==> flow/design.v <==
module tpumac
 #(parameter BITS_AB=8,
   parameter BITS_C=16)
  (
   input clk, rst_n, WrEn, en,
   input signed [BITS_AB-1:0] Ain,
   input signed [BITS_AB-1:0] Bin,
   input signed [BITS_C-1:0] Cin,
   output reg signed [BITS_AB-1:0] Aout,
   output reg signed [BITS_AB-1:0] Bout,
   output reg signed [BITS_C-1:0] Cout
  );
  reg signed [BITS_C-1:0] Mult;
  reg [BITS_C-1:0] Adder, CMux;
  assign Mult = Ain * Bin;
  assign Adder = Mult + Cout;
  assign CMux = WrEn ? Cin : Adder;
  always@(posedge clk, negedge rst_n) begin
	if (!rst_n) begin
		Aout <= '0;
		Bout <= '0;
		Cout <= '0;
	end
	else if (en) begin
		Aout <= Ain;
		Bout <= Bin;
		Cout <= CMux;
	end
  end
endmodule
Settings: LEC_CHECK=0, CAP_MARGIN=0, CORE_MARGIN=2, CORE_UTILIZATION=70, CTS_CLUSTER_DIAMETER=27, CTS_CLUSTER_SIZE=37, SLEW_MARGIN=20; clock period 5.2 ns.
run.sh (not shown) runs the stock make flow with config.mk's settings and CLKGATE_MAP_FILE=.
The baseline finished but fails on setup timing.
Then changed:
Settings changed: CAP_MARGIN 0 to 20, CORE_UTILIZATION 70 to 72, CTS_CLUSTER_SIZE 37 to 25, PLACE_DENSITY_LB_ADDON set to 0.27.
Effect:
- With this change the flow did not get past global routing on GRT-0116
- die area is lower by 2.6%
- synthesized area stays the same
- synthesized cell count does not change
Then changed:
Settings changed: PLACE_DENSITY_LB_ADDON 0.27 to 0.25.
What happened:
- This time the run stopped in clock tree synthesis on DPL-0033
- die area stays the same
- area after synthesis is unchanged
- synthesized cell count does not change
Then changed:
Settings changed: CORE_UTILIZATION 72 to 40, CTS_CLUSTER_DIAMETER 27 to 394, CTS_CLUSTER_SIZE 25 to 99, PLACE_DENSITY_LB_ADDON 0.25 to not set, SETUP_SLACK_MARGIN set to -0.22.
=>
- The changed run produced a layout that fails on setup timing
- area after synthesis stays the same
- die area goes up by 75%
- synthesized cell count does not change
Then changed:
Settings changed: CTS_CLUSTER_DIAMETER 394 to not set, CTS_CLUSTER_SIZE 99 to not set, PLACE_DENSITY_LB_ADDON set to 0.06, SETUP_SLACK_MARGIN -0.22 to -0.24.
The changed run completed and failed the layout checks on setup timing.
Global-route usage rose by 0.42 points.
Core utilization rose by 0.15 points.
Cell area stays flat.
Hold slack hardly moves.
Worst setup slack is worse by 35 ps.
Final cell count is unchanged.
Via count rose by 0.71%.
Then changed:
Settings changed: ABC_AREA set to 1, GPL_ROUTABILITY_DRIVEN set to 0, PLACE_DENSITY_LB_ADDON 0.06 to not set, SETUP_SLACK_MARGIN -0.24 to not set, TNS_END_PERCENT set to 65.
The changed run went through all stages and came out clean.
Via count went up by about 22%.
Synthesized area went up by 6.9%.
Setup slack gains 260 ps.
Global-route usage went up by 2.2 points.
Flip-flop count stays the same.

========
Starts from the design.v that is shown in full above.
Settings: LEC_CHECK=0, CAP_MARGIN=20, CORE_MARGIN=2, CORE_UTILIZATION=40, CTS_CLUSTER_DIAMETER=397, CTS_CLUSTER_SIZE=97, SETUP_SLACK_MARGIN=-0.23, SLEW_MARGIN=20; clock period 5.2 ns.
The starting point reached the layout checks and failed them: setup timing.
Rerun with:
Settings changed: CTS_CLUSTER_DIAMETER 397 to default, CTS_CLUSTER_SIZE 97 to default, SETUP_SLACK_MARGIN -0.23 to default.
The changed run completed with no timing, DRC or antenna violations.
Clock skew goes up by 4.1 ps.
Area after synthesis stays the same.
Sequential share of layout area decreases by 0.13 points.
Worst setup slack improves by 180 ps.
Utilization grows by 0.48 points.
Via count hardly moves.
Final cell count stays the same.
Hold slack stays flat.
Wire length barely changes.
First-iteration DRC count shrinks by 14%.
Rerun with:
Settings changed: PLACE_DENSITY from default to 0.95, SETUP_SLACK_MARGIN from default to -0.26, TNS_END_PERCENT from default to 10.
Outcome: The changed run finished but failed the layout checks on setup timing. Design area is higher slightly. Area after synthesis is unchanged. Setup slack is worse by 250 ps. Final cell count stays the same. Die size does not change.

========
== the previous run ==
// tpumac: RTL as listed in full above, without the edits since
Settings: LEC_CHECK=0, CAP_MARGIN=20, CORE_MARGIN=2, CORE_UTILIZATION=70, CTS_CLUSTER_DIAMETER=43, CTS_CLUSTER_SIZE=31, PLACE_DENSITY_LB_ADDON=0.28, SLEW_MARGIN=20; clock period 3.16 ns.
Flow for the previous run halted at clock tree synthesis, error code DPL-0038.
> inputs changed (the previous run -> the current run)
# the previous run
export LEC_CHECK = 0
export CAP_MARGIN = 20
export CORE_MARGIN = 2
export CORE_UTILIZATION = 70
export CTS_CLUSTER_DIAMETER = 43
export CTS_CLUSTER_SIZE = 31
export PLACE_DENSITY_LB_ADDON = 0.28
export SLEW_MARGIN = 20
create_clock -name core_clock -period 3.16 [get_ports {clk}]
# the current run
export LEC_CHECK = 0
export CAP_MARGIN = 20
export CORE_MARGIN = 2
export CORE_UTILIZATION = 66
export SETUP_SLACK_MARGIN = 1.14
export SLEW_MARGIN = 20
create_clock -name core_clock -period 4.46 [get_ports {clk}]
==> comparison <==
STATUS run=the current run STAGES=ALL_DONE FINAL_CHECKS=FAILED CAUSE=setup timing
The post-placement cell area of the current run falls short of that of the previous run by about 1.6%.
Diff the previous run -> the current run: HPWL reported at the end of detailed placement went down by 1100 um; sequential cell area fraction in the yosys report was more or less identical; row count went up by about 3.6%; yosys stat chip area was more or less identical.
Comparing die extent in x for the previous run and the current run, the smaller number came from the previous run.
From the current run to the previous run, and-or/or-and share of the synthesized area did not move at all.
The run showing the greater area of the placeable core is the current run.
As far as share of synthesized cell area in full adder, half adder and majority cells goes, the previous run and the current run are indistinguishable; the numbers are identical.
Die area sits higher in the current run than in the previous run.
The previous run has higher routability-driven placement congestion ratio than the current run.

========
Starts from the design.v that is shown in full above.
clock: 4.95 ns
lec_check: 0
cap_margin: 20
core_margin: 2
core_utilization: 63
cts_cluster_diameter: 27
slew_margin: 20
The first run ran to the end with violations: negative setup slack.
Change:
--- a/flow/config.mk
+++ b/flow/config.mk
@@ -10,2 +10,4 @@
-export CORE_UTILIZATION = 63
-export CTS_CLUSTER_DIAMETER = 27
+export CORE_UTILIZATION = 70
+export CTS_CLUSTER_DIAMETER = 43
+export CTS_CLUSTER_SIZE = 37
+export SETUP_SLACK_MARGIN = -0.23
Result: The new run died in 5_1_grt; die area falls by about 10%; area after synthesis does not change; synthesized cell count is unchanged.
Change:
--- a/flow/config.mk
+++ b/flow/config.mk
@@ -10,4 +10,4 @@
-export CORE_UTILIZATION = 70
-export CTS_CLUSTER_DIAMETER = 43
-export CTS_CLUSTER_SIZE = 37
-export SETUP_SLACK_MARGIN = -0.23
+export CORE_UTILIZATION = 72
+export CTS_CLUSTER_DIAMETER = 27
+export CTS_CLUSTER_SIZE = 25
+export PLACE_DENSITY_LB_ADDON = 0.27
Now the flow aborted during 4_1_cts with DPL-0038.
Die area falls by about 2.6%.
Synthesized area is unchanged.
Synthesized cell count stays the same.

========
Setup of epsilon:
Starts from the design.v that is shown in full above.
clock: 2.89 ns
lec_check: 0
abc_area: 1
cap_margin: 20
core_margin: 2
core_utilization: 62
cts_cluster_size: 99
slew_margin: 20
tns_end_percent: 10
Although it ran to completion, epsilon produced a layout that fails the final checks because of negative setup slack.
Inputs modified between epsilon and beta:
# epsilon
export LEC_CHECK = 0
export ABC_AREA = 1
export CAP_MARGIN = 20
export CORE_MARGIN = 2
export CORE_UTILIZATION = 62
export CTS_CLUSTER_SIZE = 99
export SLEW_MARGIN = 20
export TNS_END_PERCENT = 10
create_clock -name core_clock -period 2.89 [get_ports {clk}]
# beta
export LEC_CHECK = 0
export CAP_MARGIN = 20
export CORE_MARGIN = 2
export CORE_UTILIZATION = 40
export SETUP_SLACK_MARGIN = 0.62
export SLEW_MARGIN = 20
create_clock -name core_clock -period 5.09 [get_ports {clk}]
[summary]
beta: done, clean on timing, DRC and antenna. Relative to epsilon, period utilization has gone down in beta. In the metrics for epsilon and beta, the one carrying the lower area added between synthesis and finish is epsilon. Between epsilon and beta, area fraction in mux cells is lower for epsilon, beta comes in above that.

========
v30:
// tpumac: RTL as listed in full above, without the edits since
Settings: LEC_CHECK=0, ABC_AREA=1, CAP_MARGIN=20, CORE_MARGIN=2, CORE_UTILIZATION=30, CTS_CLUSTER_DIAMETER=297, CTS_CLUSTER_SIZE=99, PLACE_DENSITY=0.89, SLEW_MARGIN=20; clock period 3.67 ns.
What the final checks of v30 revealed, after a flow that finished every stage, was a layout that fails on negative setup slack.
What v12 does differently from v30 at the input level:
- TNS_END_PERCENT newly set to 60
- CELL_PAD_IN_SITES_DETAIL_PLACEMENT newly set to 2
- GPL_TIMING_DRIVEN newly set to 0
- GPL_ROUTABILITY_DRIVEN newly set to 1
- ABC_AREA removed (was 1)
- CTS_CLUSTER_SIZE changed from 99 to 66
- CELL_PAD_IN_SITES_GLOBAL_PLACEMENT newly set to 1
- PLACE_DENSITY changed from 0.89 to 0.77
- CTS_CLUSTER_DIAMETER changed from 297 to 246
Findings:
v12 vs. v30: aoi/oai-family share of the synthesized area increased by 1.0 points relative to the old numbers; non-clock buffer share of cell area decreased by 5.1 points relative to the old numbers; clock network contribution to total cell area increased by 0.67 points relative to the old numbers; area after synthesis decreased by 6.4% relative to the old numbers.
Not one of v30 and v12 finished clean.
Inputs modified between v12 and v3:
- a deleted TNS_END_PERCENT that had been 60
- a deleted CELL_PAD_IN_SITES_DETAIL_PLACEMENT that had been 2
- a deleted CELL_PAD_IN_SITES_GLOBAL_PLACEMENT that had been 1
- a deleted GPL_ROUTABILITY_DRIVEN that had been 1
- a deleted CTS_CLUSTER_SIZE that had been 66
- a deleted PLACE_DENSITY that had been 0.77
- a deleted GPL_TIMING_DRIVEN that had been 0
- a change of CTS_CLUSTER_DIAMETER from 246 to 297
--- outcome ---
More vias were needed by v12 than by v3.
v12 → v3: setup TNS after final layout moved up, clock tree buffer count of the final layout decreased by 2 relative to the old numbers, logic area grew by 1.6%, met2 global-route usage went down.
The number of signal-net buffers in the layout in v3 was higher than what v12 gave.
Not one of v12 and v3 finished clean.
Finished, but not clean: v3, with negative setup slack.
Comparing v12 and v3, number of fillers in the final layout is higher on v12.
Input-level comparison between v4 and v3:
- SETUP_SLACK_MARGIN: unset -> 0.75
- ABC_AREA: unset -> 1
- GPL_TIMING_DRIVEN: unset -> 0
### Flow results
v4: complete, dirty (negative setup slack)
[compare] base=v3 new=v4: fraction of area in registers has remained practically unchanged, combinational share of cell area now sits higher.
Looking only at cell area, and setting everything else aside, the higher value of v3 and v4 goes to v4.
Comparing v3 and v4, the higher met3 track utilization from global routing was measured on v4.
v4 ends up with a share of the synthesized netlist area taken by xor and xnor gates that is 2.6 points lower than in v3.
Comparing v3 and v4, the higher adder-cell share of the synthesized area was measured on v3.
Post-synthesis to final-layout area growth ends up lower on v4.
Note that the total nets after synthesis recorded for v3 amounts to 0.78 times the value seen in v4.
Edits applied to the flow inputs when going from v4 to v14:
- CELL_PAD_IN_SITES_GLOBAL_PLACEMENT newly set to 1
- CORE_UTILIZATION changed from 30 to 69
- TNS_END_PERCENT newly set to 60
- GPL_ROUTABILITY_DRIVEN newly set to 1
- SLEW_MARGIN changed from 20 to 40
- HOLD_SLACK_MARGIN newly set to 0.24
- PLACE_DENSITY newly set to 0.66
- CELL_PAD_IN_SITES_DETAIL_PLACEMENT newly set to 1
- SETUP_SLACK_MARGIN changed from 0.75 to 0.44
- CTS_CLUSTER_DIAMETER changed from 297 to 246
- CTS_CLUSTER_SIZE newly set to 66
- GPL_TIMING_DRIVEN changed from 0 to 1
--- outcome ---
v14: aborted in global placement without I/O (tool error). Summary — width of the die, v14 relative to v4: lower, by 33%. v4 -> v14: gate count of the mapped netlist delta 0, exact match. Diff v4..v14 | share of the yosys chip area belonging to registers | unchanged. v14 reports a lower core outline area than v4 does.
